## P
// usb_top_level
module usb_top_level(
    input logic clk,
    input logic n_rst,
    input logic hsel,
    input logic [3:0] haddr,
    input logic [1:0] htrans,
    input logic  [1:0] hsize,
    input logic hwrite,
    input logic [31:0] hwdata,
    output logic [31:0] hrdata,
    output logic hresp,
    output logic hready,
    output logic d_mode,
    input logic d_plus_in,
    input logic d_minus_in,
    output logic d_plus_out,
    output logic d_minus_out,
    output logic [6:0] buffer_occupancy,
    output logic get_rx_data,
    output logic [3:0] tx_packet,
    output logic tx_transfer_active
);
For scale: roughly 4700 cells after synthesis, about 810 flip-flops, roughly 96 I/O pins, roughly 41000 um^2 of cells after synthesis.
make LEC_CHECK=0 CAP_MARGIN=20 CORE_MARGIN=2 CORE_UTILIZATION=45 SLEW_MARGIN=20 finish   # period 4.09 ns
run.sh (not shown) runs the stock make flow with config.mk's settings and CLKGATE_MAP_FILE=.
P ran to completion and came out clean on the timing, DRC and antenna checks.
What Q does differently from P at the input level:
- SETUP_SLACK_MARGIN now -0.3, previously not set
- the clock period (ns, I/O delays scaled along) now 6.66, was 4.09
### Flow results
Changes observed in Q relative to P: synthesis-to-layout area growth -5.2 points, relative contribution of combinational cells to total power -2.3 points, critical path depth -2, number of antenna cells inserted +2.
Summary of Q over P: first-pass GRT wire length now smaller; final-layout clock buffer total +2.3%.
Compared with P, Q shows a lower utilization.
As far as maximum root-to-sink buffer count goes, Q and P are indistinguishable; the numbers are identical.
| clock insertion delay at the later pin of the skew report | Q vs P | 20 ps lower |
The inputs of R differ from those of Q as listed below.
- SETUP_SLACK_MARGIN now 1.33, was -0.3
- CORE_UTILIZATION now 66, was 45
- the clock period (ns, I/O delays scaled along) now 5.34, was 6.66
--- outcome ---
Reported for R and Q, count of pins over their slew limit turned out identical to the last digit. Count of inverters other than clock inverters in the layout of Q is on par with R. For the routed length on met3, R came in about 40% higher than Q did. Summary — synthesis-to-layout area growth, R relative to Q: higher, by 1.6 points. [compare] base=Q new=R: full die area went down by about 30%, clock group share of total power dropped 1.9 points, wire length of the first global-routing pass climbed 2.3%. On R: share of total power in sequential cells is 0.7 points lower than what Q gave.
## Diff of input files: S against R
- swapping 66 for 53 in CORE_UTILIZATION
- clearing SETUP_SLACK_MARGIN, which used to be 1.33
- swapping 5.34 for 6.66 in the clock period (ns, I/O delays scaled along)
### Flow results
From R to S the numbers moved as follows: leakage dissipation decreased 3.4%; data required time of the worst path decreased 590 ps; die size increased 24%.
[inputs] T vs S
- swapping 53 for 44 in CORE_UTILIZATION
- swapping 6.66 for 11.3 in the clock period (ns, I/O delays scaled along)
Notes after the runs:
As of T, row count had risen by a little under 10% compared to S.
Against S, routed wire length in T rose slightly.
Delta (T minus S): data arrival time of the worst path climbed 50 ps, worst setup slack climbed 3660 ps, global-route met1 utilization went down by 9.6 points.
Between S and T, flop share of the area decreased.
Compared with S, in T part of the cycle the worst path needs fell by 28 points; post-route total power now smaller; pin count of the biggest net entering global routing rose about 13%.
| die area | higher: T |
Compared with S, placement density in the core of T is lower.

== run A ==
Starting RTL as in the previous note.
## usb_top_level
module usb_top_level(
    input logic clk,
    input logic n_rst,
    input logic hsel,
    input logic [3:0] haddr,
    input logic [1:0] htrans,
    input logic  [1:0] hsize,
    input logic hwrite,
    input logic [31:0] hwdata,
    output logic [31:0] hrdata,
    output logic hresp,
    output logic hready,
    output logic d_mode,
    input logic d_plus_in,
    input logic d_minus_in,
    output logic d_plus_out,
    output logic d_minus_out,
    output logic [6:0] buffer_occupancy,
    output logic get_rx_data,
    output logic [3:0] tx_packet,
    output logic tx_transfer_active
);
clock: 4.84 ns
lec_check: 0
cap_margin: 20
core_margin: 2
core_utilization: 70
cts_cluster_size: 20
setup_slack_margin: 1.33
slew_margin: 20
For run A, the flow was terminated by a tool error in 5_1_grt and produced no final design.
Inputs modified between run A and run B:
Settings: removing SETUP_SLACK_MARGIN (formerly 1.33); changing CORE_UTILIZATION from 70 to 44; removing CTS_CLUSTER_SIZE (formerly 20); changing the clock period (ns, I/O delays scaled along) from 4.84 to 12.0.
Findings:
- Post-DP HPWL in run B is 8700 um lower than in run A
- Taking run A as the reference, in run B yosys synthesis chip area stayed essentially flat; number of buffers inserted by post-CTS setup repair decreased by 29 relative to the old numbers; total placed instance area moved down; post-cts gate resize count went down by 111.
- The placement row count in run A is 0.79 times that in run B.
- In the reports for run B and run A, the larger height of the die belongs to run B.
- Run B ran to completion and came out clean on the timing, DRC and antenna checks.
- Synthesized area: run A vs run B — no meaningful difference
- Delta (run B minus run A): worst setup slack before clock tree synthesis went up; maximum buffer depth of the clock tree did not really move.
diff inputs: run B => run C
Settings: CTS_CLUSTER_SIZE: unset -> 100; CORE_UTILIZATION: 44 -> 64; the clock period (ns, I/O delays scaled along): 12.0 -> 7.23.
### Flow results
Run C ended up with BUFFER.get_ptr_controller.get_ptr[2] as its worst setup path startpoint; run B ended up with BUFFER.get_ptr_controller.get_ptr[3]. Placed cell area was lower in run C than in run B. Run C has less setup slack than run B. | largest vdd supply drop | higher: run C |.

Starting RTL as in the previous note.
// usb_top_level
module usb_top_level(
    input logic clk,
    input logic n_rst,
    input logic hsel,
    input logic [3:0] haddr,
    input logic [1:0] htrans,
    input logic  [1:0] hsize,
    input logic hwrite,
    input logic [31:0] hwdata,
    output logic [31:0] hrdata,
    output logic hresp,
    output logic hready,
    output logic d_mode,
    input logic d_plus_in,
    input logic d_minus_in,
    output logic d_plus_out,
    output logic d_minus_out,
    output logic [6:0] buffer_occupancy,
    output logic get_rx_data,
    output logic [3:0] tx_packet,
    output logic tx_transfer_active
);
Settings: LEC_CHECK=0, CAP_MARGIN=20, CORE_MARGIN=2, CORE_UTILIZATION=70, CTS_CLUSTER_SIZE=20, HOLD_SLACK_MARGIN=0.29, PLACE_DENSITY=0.64, SETUP_SLACK_MARGIN=1.16, SLEW_MARGIN=20; clock period 4.52 ns.
The first run never finished: it broke off in 5_1_grt (GRT-0229).
Then changed:
Settings changed: ABC_AREA set to 1, CORE_UTILIZATION 70 to 63, CTS_CLUSTER_SIZE 20 to not set, HOLD_SLACK_MARGIN 0.29 to not set, PLACE_DENSITY 0.64 to not set, SETUP_SLACK_MARGIN 1.16 to not set.
Clock period 4.52 ns to 4.4 ns, I/O delays scaled along.
This time the run finished with timing, DRC and antenna clean.
Die area climbs by 16%.
Area after synthesis climbs by 4.3%.
Synthesized cell count climbs by 19%.
Then changed:
Settings changed: ABC_AREA 1 to not set, CORE_UTILIZATION 63 to 59.
Clock period 4.4 ns to 3.91 ns, I/O delays scaled along.
Now the flow finished but failed the layout checks on negative setup slack.
Combinational power came out higher by about 60%.
Setup slack gets worse by 0.27 ns.
Routed wire length came out higher by about 8%.
Hold slack gets worse by 0.16 ns.
Power came out higher by about 24%.
First-iteration DRC count came out lower by about 10%.
Critical path depth came out higher by 4.
Non-clock buffer count came out higher by 271.
Then changed:
Settings changed: CORE_UTILIZATION 59 to 57.
Clock period 3.91 ns to 4.52 ns, I/O delays scaled along.
Effect: The changed run finished clean. Core utilization is lower by 3.5 points. Via count is lower by about 3%. Die size is higher by 3.5%. Wire length is lower by about 1.7%. Flip-flop count is unchanged. Global-route usage is lower by 2.2 points. Setup slack is better by 0.32 ns.
Then changed:
Settings changed: CORE_UTILIZATION 57 to 45.
Clock period 4.52 ns to 10.0 ns, I/O delays scaled along.
Critical path depth is lower by 1.
Sequential share of layout area went up by 0.96 points.
Wire length went down by 0.88%.
First-iteration DRC count shrinks by 0.68%.
Count of clock-buffer cells in the layout rose by 18.
Global-route usage is lower by 9.6 points.

## v22
usb_top_level again, from the RTL that the note above started with.
clock: 11.2 ns
lec_check: 0
abc_area: 1
cap_margin: 20
cell_pad_in_sites_detail_placement: 0
cell_pad_in_sites_global_placement: 0
core_margin: 2
core_utilization: 39
cts_cluster_diameter: 385
cts_cluster_size: 21
gpl_routability_driven: 0
gpl_timing_driven: 1
max_routing_layer: met4
min_routing_layer: met2
place_density: 0.93
slew_margin: 0
tns_end_percent: 35
v22 did not run to completion, as it errored out during global routing (5_1_grt).
For v42, these inputs were changed with respect to v22:
- CTS_CLUSTER_DIAMETER removed (was 385)
- CORE_UTILIZATION changed from 39 to 45
- CELL_PAD_IN_SITES_GLOBAL_PLACEMENT changed from 0 to 2
- GPL_ROUTABILITY_DRIVEN removed (was 0)
- CELL_PAD_IN_SITES_DETAIL_PLACEMENT removed (was 0)
- PLACE_DENSITY removed (was 0.93)
- ABC_AREA removed (was 1)
- SLEW_MARGIN changed from 0 to 20
- MIN_ROUTING_LAYER removed (was met2)
- GPL_TIMING_DRIVEN removed (was 1)
- CTS_CLUSTER_SIZE removed (was 21)
- the clock period (ns, I/O delays scaled along) changed from 11.2 to 5.41
==> comparison <==
The final layout from v42, which completed every stage, passed the timing, DRC and antenna checks at the end of the flow.
Between v42 and v22, the clock buffer count from CTS is lower for v22.
Reported for v42 and v22, count of input and output buffers turned out identical to the last digit.
In v42, post-synthesis cell area is lower than in v22.
Compared with v22, v42 shows a basic-gate share of the synthesized area counting and, or, nand and nor cells that is 1.9 points lower.
Die: v42 smaller than v22
On placed wire-length estimate: v42 sits above v22.
v42 vs. v22: area after detailed placement went down by 850 µm².
Comparing v42 and v22, the higher number of placed cells counting well taps was measured on v22.
For the synthesized netlist cell count, v42 came in 16% lower than v22 did.
Relative to v42, the following input files were edited for v54:
- CELL_PAD_IN_SITES_DETAIL_PLACEMENT now 1, previously not set
- CORE_UTILIZATION now 39, was 45
- SETUP_SLACK_MARGIN now 0.55, previously not set
- GPL_TIMING_DRIVEN now 0, previously not set
- GPL_ROUTABILITY_DRIVEN now 0, previously not set
- MIN_ROUTING_LAYER now met2, previously not set
- CTS_CLUSTER_DIAMETER now 170, previously not set
- PLACE_DENSITY now 0.93, previously not set
- CELL_PAD_IN_SITES_GLOBAL_PLACEMENT now 0, was 2
--- outcome ---
v54: it failed with a tool error in global routing (5_1_grt), so there are no final results. Going from v42 to v54, count of buffers added by post-CTS timing repair for setup higher, number of different library cells in the post-synthesis netlist held, number of buffers created by CTS went down, fraction of the core area occupied by cells at floorplan moved down.
#### Input delta (v59 over v54)
- CELL_PAD_IN_SITES_DETAIL_PLACEMENT: 1 -> unset
- MIN_ROUTING_LAYER: met2 -> unset
- CELL_PAD_IN_SITES_GLOBAL_PLACEMENT: 0 -> 2
- GPL_TIMING_DRIVEN: 0 -> unset
- CORE_UTILIZATION: 39 -> 45
- PLACE_DENSITY: 0.93 -> unset
[summary]
v59: done, clean on timing, DRC and antenna. In the tables for v59 and v54, worst setup slack before clock tree synthesis reads lower with v54. Relative to v54, starting density of the core increased by 6.0 points in v59. Summary of v59 over v54: number of rows created at floorplan went down; HPWL after detailed placement went down; die boundary height went down; synthesized cell count did not really move. Delta (v59 minus v54): die area -13%, total clock buffers created by CTS +8.

== run 1 ==
usb_top_level again, from the RTL that the note above started with.
Settings: LEC_CHECK=0, ABC_AREA=1, CAP_MARGIN=20, CELL_PAD_IN_SITES_DETAIL_PLACEMENT=1, CELL_PAD_IN_SITES_GLOBAL_PLACEMENT=0, CORE_MARGIN=2, CORE_UTILIZATION=39, CTS_CLUSTER_DIAMETER=385, GPL_ROUTABILITY_DRIVEN=0, GPL_TIMING_DRIVEN=0, MAX_ROUTING_LAYER=met4, MIN_ROUTING_LAYER=met2, PLACE_DENSITY=0.93, SLEW_MARGIN=20, TNS_END_PERCENT=35; clock period 5.41 ns.
Run 1: aborted in 5_1_grt (tool error)
> inputs changed (run 1 -> run 2)
# run 1
export LEC_CHECK = 0
export ABC_AREA = 1
export CAP_MARGIN = 20
export CELL_PAD_IN_SITES_DETAIL_PLACEMENT = 1
export CELL_PAD_IN_SITES_GLOBAL_PLACEMENT = 0
export CORE_MARGIN = 2
export CORE_UTILIZATION = 39
export CTS_CLUSTER_DIAMETER = 385
export GPL_ROUTABILITY_DRIVEN = 0
export GPL_TIMING_DRIVEN = 0
export MAX_ROUTING_LAYER = met4
export MIN_ROUTING_LAYER = met2
export PLACE_DENSITY = 0.93
export SLEW_MARGIN = 20
export TNS_END_PERCENT = 35
create_clock -name core_clock -period 5.41 [get_ports {clk}]
# run 2
export LEC_CHECK = 0
export CAP_MARGIN = 20
export CORE_MARGIN = 2
export CORE_UTILIZATION = 61
export SLEW_MARGIN = 20
create_clock -name core_clock -period 5.41 [get_ports {clk}]
[summary]
Summary — area figure in the yosys stat output, run 2 relative to run 1: lower, by 4.1%. NOTE: xor/xnor cell area share of the yosys netlist in run 2 exceeds that of run 1. Status | run 1 and run 2 | clean except run 1. Status(run 1) = ERROR, stage = 5_1_grt. Run 2 against run 1: number of buffers added on ports picked up an extra 1; cell resize tally after clock tree synthesis lost 1. As of run 2, detailed placement HPWL had fallen by more than a quarter compared to run 1.
Here is what was changed in the inputs of run 3 compared with run 2.
# run 2
export LEC_CHECK = 0
export CAP_MARGIN = 20
export CORE_MARGIN = 2
export CORE_UTILIZATION = 61
export SLEW_MARGIN = 20
create_clock -name core_clock -period 5.41 [get_ports {clk}]
# run 3
export LEC_CHECK = 0
export CAP_MARGIN = 20
export CORE_MARGIN = 2
export CORE_UTILIZATION = 68
export CTS_CLUSTER_SIZE = 50
export SLEW_MARGIN = 20
create_clock -name core_clock -period 7.61 [get_ports {clk}]
On run 3: relative area of non-clock buffer cells in the final design is 0.81 points lower than what run 2 gave.
Compared with run 2, run 3 shows areal power density over the cells that has gone down by more than a quarter.
Area of the multi-input gates: run 3 vs run 2, no meaningful difference

usb_top_level again, from the RTL that the note above started with.
Settings: LEC_CHECK=0, CAP_MARGIN=20, CORE_MARGIN=2, CORE_UTILIZATION=45, SLEW_MARGIN=20; clock period 6.66 ns.
==> next run, changes <==
- CORE_UTILIZATION: 45 -> 72
- SETUP_SLACK_MARGIN: not set -> 0.14
- clock period: 6.66 -> 3.7 ns (I/O delays scaled with it)
This time the run stopped in 5_1_grt. Synthesized area is unchanged. Synthesized cell count is unchanged. Die area went down by well over a third.
==> next run, changes <==
- CAP_MARGIN: 20 -> 0
- CTS_CLUSTER_DIAMETER: not set -> 377
- CTS_CLUSTER_SIZE: not set -> 21
- HOLD_SLACK_MARGIN: not set -> -0.08
- PLACE_DENSITY_LB_ADDON: not set -> 0.26
- SETUP_SLACK_MARGIN: 0.14 -> 0.1
After rerunning:
- With this change the flow reached the layout checks and failed them: setup timing
- die size stays the same
- synthesized cell count is unchanged
- synthesized area does not change
==> next run, changes <==
- CAP_MARGIN: 0 -> 20
- CORE_UTILIZATION: 72 -> 66
- CTS_CLUSTER_DIAMETER: 377 -> not set
- CTS_CLUSTER_SIZE: 21 -> not set
- HOLD_SLACK_MARGIN: -0.08 -> not set
- MAX_ROUTING_LAYER: not set -> met4
- PLACE_DENSITY_LB_ADDON: 0.26 -> not set
- SETUP_SLACK_MARGIN: 0.1 -> 0.96
Now the flow ended with an error in 5_1_grt, error GRT-0232.
Synthesized cell count stays the same.
Die size rises by 8.9%.
Synthesized area is unchanged.
==> next run, changes <==
- ABC_AREA: not set -> 0
- CAP_MARGIN: 20 -> 0
- CORE_ASPECT_RATIO: not set -> 1.06
- CORE_UTILIZATION: 66 -> 72
- CTS_CLUSTER_DIAMETER: not set -> 289
- CTS_CLUSTER_SIZE: not set -> 23
- GPL_ROUTABILITY_DRIVEN: not set -> 1
- GPL_TIMING_DRIVEN: not set -> 1
- MAX_ROUTING_LAYER: met4 -> not set
- PLACE_DENSITY_LB_ADDON: not set -> 0.28
- SETUP_SLACK_MARGIN: 0.96 -> 1.09
- SLEW_MARGIN: 20 -> 30
The changed run died in 5_1_grt, error GRT-0229.
Die area decreases by 8.2%.
Synthesized area stays the same.
Synthesized cell count stays the same.

Starting RTL as in the previous note.
==> flow/config.mk <==
export PLATFORM = sky130hd
export DESIGN_NAME = usb_top_level
export DESIGN_NICKNAME = usb_top_level
export VERILOG_FILES = /design/flow/design.v
export SDC_FILE = /design/flow/constraint.sdc
export NUM_CORES = 4
export LEC_CHECK = 0
export CAP_MARGIN = 20
export CORE_MARGIN = 2
export CORE_UTILIZATION = 70
export SETUP_SLACK_MARGIN = 0.94
export SLEW_MARGIN = 20
==> flow/constraint.sdc <==
create_clock -name core_clock -period 3.77 [get_ports {clk}]
set_input_delay 0.7540 -clock core_clock [delete_from_list [all_inputs] [get_ports {clk}]]
set_output_delay 0.7540 -clock core_clock [all_outputs]
set_load 0.01 [all_outputs]
The baseline did not get past global routing (5_1_grt) on GRT-0116.
Then changed:
CTS_CLUSTER_DIAMETER = 355   (was unset)
CTS_CLUSTER_SIZE = 20   (was unset)
SETUP_SLACK_MARGIN = unset   (was 0.94)
clock period = 5.26 ns   (was 3.77 ns; I/O delays follow)
What happened:
- The new run finished clean
- die area is unchanged
- synthesized area stays the same
- synthesized cell count is unchanged
Then changed:
CORE_UTILIZATION = 72   (was 70)
PLACE_DENSITY_LB_ADDON = 0.0   (was unset)
clock period = 4.07 ns   (was 5.26 ns; I/O delays follow)
Outcome: This time the run completed and failed the layout checks on negative setup slack. Design area goes up by 4.0%. Sequential power goes up by 28%. Worst setup slack got worse by 340 ps. Combinational power goes up by 55%.
Then changed:
HOLD_SLACK_MARGIN = 0.29   (was unset)
PLACE_DENSITY = 0.35   (was unset)
PLACE_DENSITY_LB_ADDON = unset   (was 0.0)
SETUP_SLACK_MARGIN = 1.03   (was unset)
Outcome: The new run stopped in global routing (5_1_grt) with GRT-0116. Die size does not change. Synthesized cell count does not change. Synthesized area does not change.
Power is estimated from default activity; no workload was simulated.
